// CPU
module CPU(clk, reset, initPC,
			  imem_addr, imem_rdata,
			  dmem_addr, dmem_wdata, dmem_we, dmem_rdata,
			  halted);
	input clk, reset;
	input [31:0] initPC;
	output [31:0] imem_addr;
	input  [31:0] imem_rdata;
	output [31:0] dmem_addr;
	output [31:0] dmem_wdata;
	output dmem_we;
	input  [31:0] dmem_rdata;
	output halted;
	wire [5:0] decode;
	wire zero, RegWre,PCWre,ALUSrcB,ALUM2Reg,DataMemRw,ExtSel, InsMemRW, IRWre, WrRegData, SAExt;
	wire [1:0] PCSrc;
	wire [1:0] RegOut;
	wire [2:0] ALUOp;
	wire [2:0] state, next_state;
	wire [31:0] PCout;
	assign imem_addr = PCout;
	CU _CU(decode, clk, reset, zero, RegWre, PCWre, IRWre, ALUSrcB, ALUOp, ALUM2Reg, RegOut, DataMemRw,
     PCSrc, ExtSel, InsMemRW, WrRegData, SAExt, state, next_state, halted);
	DataPath _DataPath(decode, clk, reset, zero, RegWre, PCWre, IRWre, ALUSrcB, ALUOp, ALUM2Reg, RegOut, DataMemRw,
     PCSrc, ExtSel, InsMemRW, WrRegData, SAExt, initPC, PCout,
     imem_rdata, dmem_rdata, dmem_addr, dmem_wdata, dmem_we);
endmodule
Size: roughly 4600 cells after synthesis, about 200 I/O pins.
Settings: LEC_CHECK=0, CAP_MARGIN=20, CORE_MARGIN=2, CORE_UTILIZATION=40, SLEW_MARGIN=20; clock period 9.05 ns.
run.sh (not shown) runs the stock make flow with config.mk's settings and CLKGATE_MAP_FILE=.
The starting point produced a clean layout.
Change:
--- a/flow/config.mk
+++ b/flow/config.mk
@@ -8,4 +8,4 @@
 export CAP_MARGIN = 20
 export CORE_MARGIN = 2
-export CORE_UTILIZATION = 40
+export CORE_UTILIZATION = 52
 export SLEW_MARGIN = 20
==> flow/constraint.sdc (replaced) <==
create_clock -name core_clock -period 5.03 [get_ports {clk}]
set_input_delay 1.0060 -clock core_clock [delete_from_list [all_inputs] [get_ports {clk}]]
set_output_delay 1.0060 -clock core_clock [all_outputs]
set_load 0.01 [all_outputs]
Outcome: Now the flow finished but failed the layout checks on setup timing. Worst setup slack loses 2.1 ns. Non-clock buffer count goes up by 705. First-iteration DRC count goes down by 1.1%. Die area goes down by 23%. Global-route usage goes up by 10 points. Register-to-register slack loses 2.6 ns. Clock-buffer cell count goes up by 8. Total power goes up by 90%. Sequential power goes up by 78%. Hold slack loses 0.014 ns.

Starting RTL as in the previous note.
==> flow/config.mk <==
export PLATFORM = sky130hd
export DESIGN_NAME = CPU
export DESIGN_NICKNAME = CPU
export VERILOG_FILES = /design/flow/design.v
export SDC_FILE = /design/flow/constraint.sdc
export NUM_CORES = 4
export LEC_CHECK = 0
export ABC_AREA = 0
export CAP_MARGIN = 20
export CORE_MARGIN = 2
export CORE_UTILIZATION = 72
export CTS_CLUSTER_DIAMETER = 147
export CTS_CLUSTER_SIZE = 99
export PLACE_DENSITY = 0.43
export SETUP_SLACK_MARGIN = -0.25
export SLEW_MARGIN = 20
export TNS_END_PERCENT = 20
==> flow/constraint.sdc <==
create_clock -name core_clock -period 5.64 [get_ports {clk}]
set_input_delay 1.1280 -clock core_clock [delete_from_list [all_inputs] [get_ports {clk}]]
set_output_delay 1.1280 -clock core_clock [all_outputs]
set_load 0.01 [all_outputs]
The baseline never finished: it broke off in global routing (GRT-0229).
Next try:
ABC_AREA = unset   (was 0)
CAP_MARGIN = 35   (was 20)
CELL_PAD_IN_SITES_GLOBAL_PLACEMENT = 0   (was unset)
CORE_ASPECT_RATIO = 0.83   (was unset)
CTS_CLUSTER_DIAMETER = 225   (was 147)
CTS_CLUSTER_SIZE = unset   (was 99)
PLACE_DENSITY = 0.41   (was 0.43)
SETUP_SLACK_MARGIN = 1.04   (was -0.25)
TNS_END_PERCENT = unset   (was 20)
clock period = 3.9 ns   (was 5.64 ns; I/O delays follow)
After rerunning:
- The changed run aborted during global routing
- die size stays flat
- synthesized area stays the same
- synthesized cell count does not change
Next try:
CAP_MARGIN = 20   (was 35)
CELL_PAD_IN_SITES_GLOBAL_PLACEMENT = unset   (was 0)
CORE_ASPECT_RATIO = unset   (was 0.83)
CORE_UTILIZATION = 70   (was 72)
CTS_CLUSTER_DIAMETER = unset   (was 225)
CTS_CLUSTER_SIZE = 44   (was unset)
PLACE_DENSITY = unset   (was 0.41)
SETUP_SLACK_MARGIN = unset   (was 1.04)
clock period = 6.25 ns   (was 3.9 ns; I/O delays follow)
The new run failed in global routing.
Synthesized cell count stays the same.
Synthesized area stays the same.
Die area climbs by 2.8%.
Next try:
CELL_PAD_IN_SITES_GLOBAL_PLACEMENT = 0   (was unset)
CORE_ASPECT_RATIO = 0.69   (was unset)
CTS_CLUSTER_DIAMETER = 28   (was unset)
CTS_CLUSTER_SIZE = unset   (was 44)
SETUP_SLACK_MARGIN = 1.47   (was unset)
clock period = 6.07 ns   (was 6.25 ns; I/O delays follow)
After rerunning:
- The new run ended with an error in global routing
- area after synthesis does not change
- die size stays flat
- synthesized cell count is unchanged
Power and IR drop assume default switching activity.
